## TNS_dec_33
module TNS_dec_33(
    input wire clk,
    input wire rst_n,
    input wire [32:0] codein,
    output reg [30 - 1 : 0] dataout
    );
Size: roughly 30 flip-flops, ~65 I/O pins.
clock: 6.55 ns
lec_check: 0
abc_area: 1
cap_margin: 30
core_margin: 2
core_utilization: 68
hold_slack_margin: 0.3
slew_margin: 20
run.sh (not shown) runs the stock make flow with config.mk's settings and CLKGATE_MAP_FILE=.
The baseline produced a layout that fails on negative setup slack.
Next try:
CAP_MARGIN = 20   (was 30)
CORE_UTILIZATION = 64   (was 68)
SETUP_SLACK_MARGIN = 1.46   (was unset)
clock period = 4.89 ns   (was 6.55 ns; I/O delays follow)
Effect: The changed run completed and failed the layout checks on negative setup slack. Setup slack got worse by 0.96 ns. Wire length came out lower by about 15%. Clock-buffer cell count falls by 2. Sequential share of layout area falls by 0.24 points. Cell count climbs by about 3%.
Next try:
CTS_CLUSTER_DIAMETER = 223   (was unset)
CTS_CLUSTER_SIZE = 97   (was unset)
HOLD_SLACK_MARGIN = unset   (was 0.3)
SETUP_SLACK_MARGIN = unset   (was 1.46)
clock period = 6.28 ns   (was 4.89 ns; I/O delays follow)
Result: The changed run ran to the end with violations: negative setup slack; global-route usage is about the same; via count came out higher slightly; core utilization decreases by 0.57 points.
Next try:
CORE_UTILIZATION = 66   (was 64)
CTS_CLUSTER_DIAMETER = unset   (was 223)
CTS_CLUSTER_SIZE = unset   (was 97)
HOLD_SLACK_MARGIN = -0.09   (was unset)
clock period = 6.58 ns   (was 6.28 ns; I/O delays follow)
The new run ran to the end with violations: negative setup slack.
Utilization is lower by 0.38 points.
Design area is lower by 4.0%.
Clock-buffer cell count is higher by 1.
Global-route usage is lower by 0.18 points.
Die area is lower by 2.9%.
Routed wire length is lower by 13%.
Area after synthesis does not change.
Worst hold slack improved by 0.056 ns.
Critical path depth stays the same.
Next try:
CORE_UTILIZATION = 40   (was 66)
HOLD_SLACK_MARGIN = unset   (was -0.09)
clock period = 12.0 ns   (was 6.58 ns; I/O delays follow)
Outcome:
- Now the flow completed with no timing, DRC or antenna violations
- non-clock buffer count falls by 148
- clock-buffer cell count rises by 1
- core utilization falls by 41 points
- wire length falls by roughly a tenth
- hold slack gets better by 1.1 ns
- final area falls by roughly a tenth
Next try:
ABC_AREA = unset   (was 1)
CELL_PAD_IN_SITES_GLOBAL_PLACEMENT = 3   (was unset)
CORE_ASPECT_RATIO = 0.5   (was unset)
CORE_MARGIN = 10   (was 2)
CTS_CLUSTER_DIAMETER = 396   (was unset)
CTS_CLUSTER_SIZE = 14   (was unset)
HOLD_SLACK_MARGIN = -0.08   (was unset)
PLACE_DENSITY = 0.41   (was unset)
SLEW_MARGIN = 0   (was 20)
TNS_END_PERCENT = 5   (was unset)
- The new run went through all stages and came out clean
- core utilization came out higher by 0.86 points
- synthesized area goes down by a few percent

---

## rev 12
TNS_dec_33 again, from the RTL that the note above started with.
## TNS_dec_33
module TNS_dec_33(
    input wire clk,
    input wire rst_n,
    input wire [32:0] codein,
    output reg [30 - 1 : 0] dataout
    );
Settings: LEC_CHECK=0, ABC_AREA=1, CAP_MARGIN=30, CORE_MARGIN=2, CORE_UTILIZATION=68, HOLD_SLACK_MARGIN=0.3, SETUP_SLACK_MARGIN=-0.38, SLEW_MARGIN=20; clock period 4.89 ns.
Although it ran to completion, rev 12 produced a layout that fails the final checks because of negative setup slack.
The following lists how rev 13 was set up differently from rev 12:
# rev 12
export LEC_CHECK = 0
export ABC_AREA = 1
export CAP_MARGIN = 30
export CORE_MARGIN = 2
export CORE_UTILIZATION = 68
export HOLD_SLACK_MARGIN = 0.3
export SETUP_SLACK_MARGIN = -0.38
export SLEW_MARGIN = 20
create_clock -name core_clock -period 4.89 [get_ports {clk}]
# rev 13
export LEC_CHECK = 0
export ABC_AREA = 1
export CAP_MARGIN = 0
export CORE_MARGIN = 2
export CORE_UTILIZATION = 72
export SETUP_SLACK_MARGIN = 1.56
export SLEW_MARGIN = 20
create_clock -name core_clock -period 5.47 [get_ports {clk}]
Findings:
Rev 13 is listed as incomplete: the tool reported an error in global routing and the run ended there. Compared to rev 12, rev 13 has core box area 760 um^2 lower. In rev 13 the setup fix buffers added after clock tree synthesis turned out 8 higher than in rev 12. On area after synthesis, rev 13 tracks rev 12 almost exactly. Compared with rev 12, rev 13 shows core utilization before placement higher by 3.8 points. On total of flip-flops plus latches after synthesis, rev 13 tracks rev 12 almost exactly. Measured against each other, rev 12 and rev 13 differ in total die size, the higher figure coming from rev 12. Routability congestion estimate from global placement was lower in rev 12 than in rev 13. Cell resize tally after clock tree synthesis (rev 13 vs. rev 12) increases by a few percent. Rev 13 vs. rev 12: minimum setup slack after placement rose 380 ps; total cell area reported by yosys after synthesis about even; x dimension of the die fell 3.4 um.

---

job 9330:
TNS_dec_33 again, from the RTL that the note above started with.
clock: 11.8 ns
lec_check: 0
abc_area: 1
cap_margin: 0
cell_pad_in_sites_detail_placement: 1
core_aspect_ratio: 0.92
core_margin: 9
core_utilization: 40
gpl_routability_driven: 0
gpl_timing_driven: 1
hold_slack_margin: 0.26
max_routing_layer: met4
setup_slack_margin: 1.54
slew_margin: 30
## Diff of input files: job 2379 against job 9330
Settings: removing GPL_TIMING_DRIVEN (formerly 1); changing CAP_MARGIN from 0 to 20; removing CELL_PAD_IN_SITES_DETAIL_PLACEMENT (formerly 1); removing MAX_ROUTING_LAYER (formerly met4); removing HOLD_SLACK_MARGIN (formerly 0.26); removing GPL_ROUTABILITY_DRIVEN (formerly 0); removing CORE_ASPECT_RATIO (formerly 0.92); changing SLEW_MARGIN from 30 to 20; removing SETUP_SLACK_MARGIN (formerly 1.54); changing CORE_MARGIN from 9 to 2; changing CORE_UTILIZATION from 40 to 66; changing the clock period (ns, I/O delays scaled along) from 11.8 to 7.68.
==> comparison <==
Job 2379: PASS, flow complete, no timing, DRC or antenna violations
Diff job 9330 -> job 2379 | post-route met1 wirelength | decrease of 14%
Comparing job 2379 against job 9330, there is no change at all in number of buffers added on ports.
Going from job 9330 to job 2379, buffer and inverter count on the worst path went down.
The launch point of the critical path comes out codein[9] in one run and codein[22] in the other, namely in job 2379 and job 9330 respectively.
Run comparison: job 2379 critical path endpoint dataout[27]; job 9330 critical path endpoint dataout[17]
Going from job 9330 to job 2379, the relative slew slack was found to have gone up by 20 points.
The lower total global-route track usage of job 9330 and job 2379 is in job 9330.
Here is what was changed in the inputs of job 166 compared with job 2379.
Settings: changing CORE_UTILIZATION from 66 to 40; changing the clock period (ns, I/O delays scaled along) from 7.68 to 8.8.
### Flow results
Job 166 vs. job 2379: area overhead of the layout relative to synthesis decreased 1.3 points, maximum buffer depth of the clock tree flat, wire length of the first global-routing pass rose 2.0 mm.
Job 2379 reports its termination of the worst setup path as dataout[27] while job 166 reports dataout[17].
Diff job 2379 -> job 166: non-clock buffering overhead in the final layout saw a decrease; total number of vias dropped 292; sum of routed wire segments on met1 now larger.
Here is what was changed in the inputs of job 4784 compared with job 166.
Settings: removing ABC_AREA (formerly 1); changing CORE_UTILIZATION from 40 to 59; changing the clock period (ns, I/O delays scaled along) from 8.8 to 5.56.
## What came out
- Job 4784 -> stages 100% | layout checks FAIL | setup timing
- Job 166 → job 4784: routed wire length grew by about 2.4%; ratio of routed vias to standard cells now larger.

---

Starting RTL as in the previous note.
Settings: LEC_CHECK=0, CAP_MARGIN=15, CELL_PAD_IN_SITES_GLOBAL_PLACEMENT=2, CORE_ASPECT_RATIO=0.78, CORE_MARGIN=2, CORE_UTILIZATION=32, CTS_CLUSTER_SIZE=18, MAX_ROUTING_LAYER=met4, PLACE_DENSITY_LB_ADDON=0.12, SETUP_SLACK_MARGIN=-0.1, SLEW_MARGIN=20; clock period 12.0 ns.
The starting point completed with no timing, DRC or antenna violations.
==> next run, changes <==
Settings changed: CELL_PAD_IN_SITES_DETAIL_PLACEMENT set to 2, CORE_UTILIZATION 32 to 25, GPL_ROUTABILITY_DRIVEN set to 0, GPL_TIMING_DRIVEN set to 0, HOLD_SLACK_MARGIN set to -0.06, MIN_ROUTING_LAYER set to met2.
Count of clock-buffer cells in the layout does not change.
Cell count is higher by a few percent.
Fmax is lower by a few percent.
Synthesized cell count is unchanged.
First-iteration DRC count is higher to 3.3 times its value.
Worst setup slack got worse by 400 ps.
Non-clock buffer count does not change.
==> next run, changes <==
Settings changed: CORE_UTILIZATION 25 to 32, GPL_TIMING_DRIVEN 0 to not set, HOLD_SLACK_MARGIN -0.06 to not set, MIN_ROUTING_LAYER met2 to not set.
Effect:
- The changed run ran to the end with no violations
- global-route usage decreases by 5.0 points
- sequential share of layout area barely changes
- hold slack improved by 210 ps
- final area decreases by 1.2%
- worst setup slack improved by 390 ps
- first-iteration DRC count decreases by 75%
- routed wire length decreases by 9.1%
- sequential cell count stays the same
- area after synthesis is unchanged
==> next run, changes <==
Settings changed: ABC_AREA set to 0, CAP_MARGIN 15 to 20, CELL_PAD_IN_SITES_DETAIL_PLACEMENT 2 to not set, CELL_PAD_IN_SITES_GLOBAL_PLACEMENT 2 to not set, CORE_ASPECT_RATIO 0.78 to not set, CORE_UTILIZATION 32 to 40, CTS_CLUSTER_SIZE 18 to 10, GPL_ROUTABILITY_DRIVEN 0 to not set, MAX_ROUTING_LAYER met4 to not set, PLACE_DENSITY_LB_ADDON 0.12 to not set, SETUP_SLACK_MARGIN -0.1 to not set, TNS_END_PERCENT set to 10.
Result:
- cell count decreases by a few percent
- hold slack gets better by 350 ps
==> next run, changes <==
Settings changed: CORE_UTILIZATION 40 to 24, PLACE_DENSITY set to 0.9.
Result: The changed run completed with no timing, DRC or antenna violations. Routed wire length grows by 14%. Maximum frequency shrinks by 1.1%. Via count grows by 3.7%. Area after synthesis does not change. Cell count grows by 15%. Non-clock buffer count shrinks by 1. Setup slack got worse by 100 ps. Global-route usage shrinks by 6.1 points.

---

Setup of run 1:
Starting RTL as in the previous note.
clock: 4.99 ns
lec_check: 0
abc_area: 1
cap_margin: 20
core_aspect_ratio: 0.5
core_margin: 2
core_utilization: 66
cts_cluster_diameter: 308
cts_cluster_size: 97
place_density: 0.37
slew_margin: 20
tns_end_percent: 5
The flow completed for run 1, but it is not clean: the layout still shows negative setup slack.
Input changes introduced in run 2 (baseline for comparison: run 1):
- ABC_AREA changed from 1 to 0
- CTS_CLUSTER_DIAMETER removed (was 308)
- CORE_UTILIZATION changed from 66 to 70
- CTS_CLUSTER_SIZE removed (was 97)
- TNS_END_PERCENT removed (was 5)
- CORE_ASPECT_RATIO removed (was 0.5)
- PLACE_DENSITY removed (was 0.37)
- the clock period (ns, I/O delays scaled along) changed from 4.99 to 6.74
Findings:
Run 2 did not run to completion, as it errored out during global routing (5_1_grt).
Overall die width: higher on run 1
Diff run 1 -> run 2 | cell area reported after detailed placement | decrease of 4.7%
In run 2 the synthesized area turned out 6.4% lower than in run 1.
Diff run 2 and run 1: area enclosed by the die boundary lower in run 2
Looking at post-placement setup slack across run 2 and run 1, the one that comes out lower is run 1.
Run 1 has lower share of synthesized cell area in full adder, half adder and majority cells than run 2.
In run 2 the number of placed instances with taps included turned out about 15% lower than in run 1.
Run 2: area reported by Yosys stat 650 um2 below run 1
Modified inputs, run 3 compared to run 2
- swapping 0 for 1 in ABC_AREA
- swapping 70 for 52 in CORE_UTILIZATION
- swapping 6.74 for 6.28 in the clock period (ns, I/O delays scaled along)
Findings:
Although run 3 finished all stages, its layout failed final checks on negative setup slack. Compared with run 2, in run 3 vertical die dimension picked up an extra 19%; synthesized-area fraction occupied by xor and xnor cells lost 0.92 points; synthesized netlist cell count picked up an extra 24%; number of library cell types mapped by synthesis lost 20. Run 2 has higher post-synthesis share of cell area spent on full adders, half adders and majority gates than run 3. Delta(placed cell area, run 3 - run 2) > 0. Width of the die delta for run 3 relative to run 2: about 20% higher.
## Diff of input files: run 4 against run 3
- CTS_CLUSTER_DIAMETER newly set to 223
- CORE_ASPECT_RATIO newly set to 0.5
- SETUP_SLACK_MARGIN newly set to 1.53
- CORE_UTILIZATION changed from 52 to 67
- CTS_CLUSTER_SIZE newly set to 97
==> results <==
- The layout from run 4, despite a flow that completed every stage, fails the layout checks, with the failing checks listed as negative setup slack.
- Run 4 against run 3: wire length climbed about 60%, final hold slack increased 13 ps, number of cells on the critical path climbed 5.
The following lists how run 5 was set up differently from run 4:
- a deleted SETUP_SLACK_MARGIN that had been 1.53
- a deleted CTS_CLUSTER_DIAMETER that had been 223
- a deleted CORE_ASPECT_RATIO that had been 0.5
- a change of CORE_UTILIZATION from 67 to 66
- a deleted CTS_CLUSTER_SIZE that had been 97
- a change of the clock period (ns, I/O delays scaled along) from 6.28 to 15.5
==> results <==
- Run 5 completed end to end with timing, DRC and antenna clean.
- Run 5 vs run 4 — width of the die dropped by more than a quarter
- Comparing run 5 and run 4, wire length is higher on run 4.
- In run 5, routed length per instance is lower than in run 4.
- Run 4 → run 5: final design area excluding fillers shows a reduction of about 17%; synthesis area per yosys essentially unchanged.
The inputs of run 6 differ from those of run 5 as listed below.
- CORE_UTILIZATION changed from 66 to 64
- ABC_AREA removed (was 1)
- SETUP_SLACK_MARGIN newly set to 1.78
- the clock period (ns, I/O delays scaled along) changed from 15.5 to 7.97
==> comparison <==
Run 6 against run 5: post-route standard cell area excluding fillers +5.3%, routed wire length per instance up 18%. Global-route usage: run 6 vs run 5 up 2.0 points. Routing usage on met2: run 6 vs run 5 up 8.4 points. Looking at placed instance count, run 6 sits 10% lower than run 5 does. Compared with run 5, in run 6 sequential portion of the cell area fell 0.33 points, setup slack fell 5610 ps. The cell type of the slowest stage on the worst timing path comes out clkdlybuf4s50_1 in one run and fa_2 in the other, namely in run 5 and run 6 respectively. Final cell count in run 6 is 113 lower than in run 5. Summary — compound-cell area share of the yosys netlist, run 6 relative to run 5: higher, by 4.3 points.

---

Starting RTL as in the previous note.
clock: 8.32 ns
lec_check: 0
abc_area: 0
cap_margin: 0
cell_pad_in_sites_detail_placement: 1
core_aspect_ratio: 0.92
core_margin: 9
core_utilization: 40
gpl_timing_driven: 0
hold_slack_margin: 0.26
max_routing_layer: met5
setup_slack_margin: 1.54
slew_margin: 20
Then changed:
==> flow/config.mk (replaced) <==
export PLATFORM = sky130hd
export DESIGN_NAME = TNS_dec_33
export DESIGN_NICKNAME = TNS_dec_33
export VERILOG_FILES = /design/flow/design.v
export SDC_FILE = /design/flow/constraint.sdc
export NUM_CORES = 4
export LEC_CHECK = 0
export ABC_AREA = 0
export CAP_MARGIN = 20
export CORE_MARGIN = 2
export CORE_UTILIZATION = 72
export HOLD_SLACK_MARGIN = -0.09
export SLEW_MARGIN = 20
==> flow/constraint.sdc (replaced) <==
create_clock -name core_clock -period 6.58 [get_ports {clk}]
set_input_delay 1.3160 -clock core_clock [delete_from_list [all_inputs] [get_ports {clk}]]
set_output_delay 1.3160 -clock core_clock [all_outputs]
set_load 0.01 [all_outputs]
- This time the run aborted during global routing
- die size drops by 52%
- synthesized area does not change
- synthesized cell count is unchanged
Then changed:
--- a/flow/config.mk
+++ b/flow/config.mk
@@ -7,3 +7,2 @@
 export LEC_CHECK = 0
-export ABC_AREA = 0
 export CAP_MARGIN = 20
@@ -11,3 +10,4 @@
 export CORE_UTILIZATION = 72
-export HOLD_SLACK_MARGIN = -0.09
+export CTS_CLUSTER_SIZE = 32
+export SETUP_SLACK_MARGIN = 1.22
 export SLEW_MARGIN = 20
==> flow/constraint.sdc (replaced) <==
create_clock -name core_clock -period 7.97 [get_ports {clk}]
set_input_delay 1.5940 -clock core_clock [delete_from_list [all_inputs] [get_ports {clk}]]
set_output_delay 1.5940 -clock core_clock [all_outputs]
set_load 0.01 [all_outputs]
Result: This time the run finished with negative setup slack left; synthesized cell count does not change; area after synthesis is unchanged; die size stays the same.
Then changed:
--- a/flow/config.mk
+++ b/flow/config.mk
@@ -7,7 +7,6 @@
 export LEC_CHECK = 0
+export ABC_AREA = 1
 export CAP_MARGIN = 20
 export CORE_MARGIN = 2
-export CORE_UTILIZATION = 72
-export CTS_CLUSTER_SIZE = 32
-export SETUP_SLACK_MARGIN = 1.22
+export CORE_UTILIZATION = 25
 export SLEW_MARGIN = 20
==> flow/constraint.sdc (replaced) <==
create_clock -name core_clock -period 8.8 [get_ports {clk}]
set_input_delay 1.7600 -clock core_clock [delete_from_list [all_inputs] [get_ports {clk}]]
set_output_delay 1.7600 -clock core_clock [all_outputs]
set_load 0.01 [all_outputs]
Outcome:
- The changed run finished clean
- first-iteration DRC count went down by 75%
- wire length fell by 34%
- global-route usage shrinks by 34 points
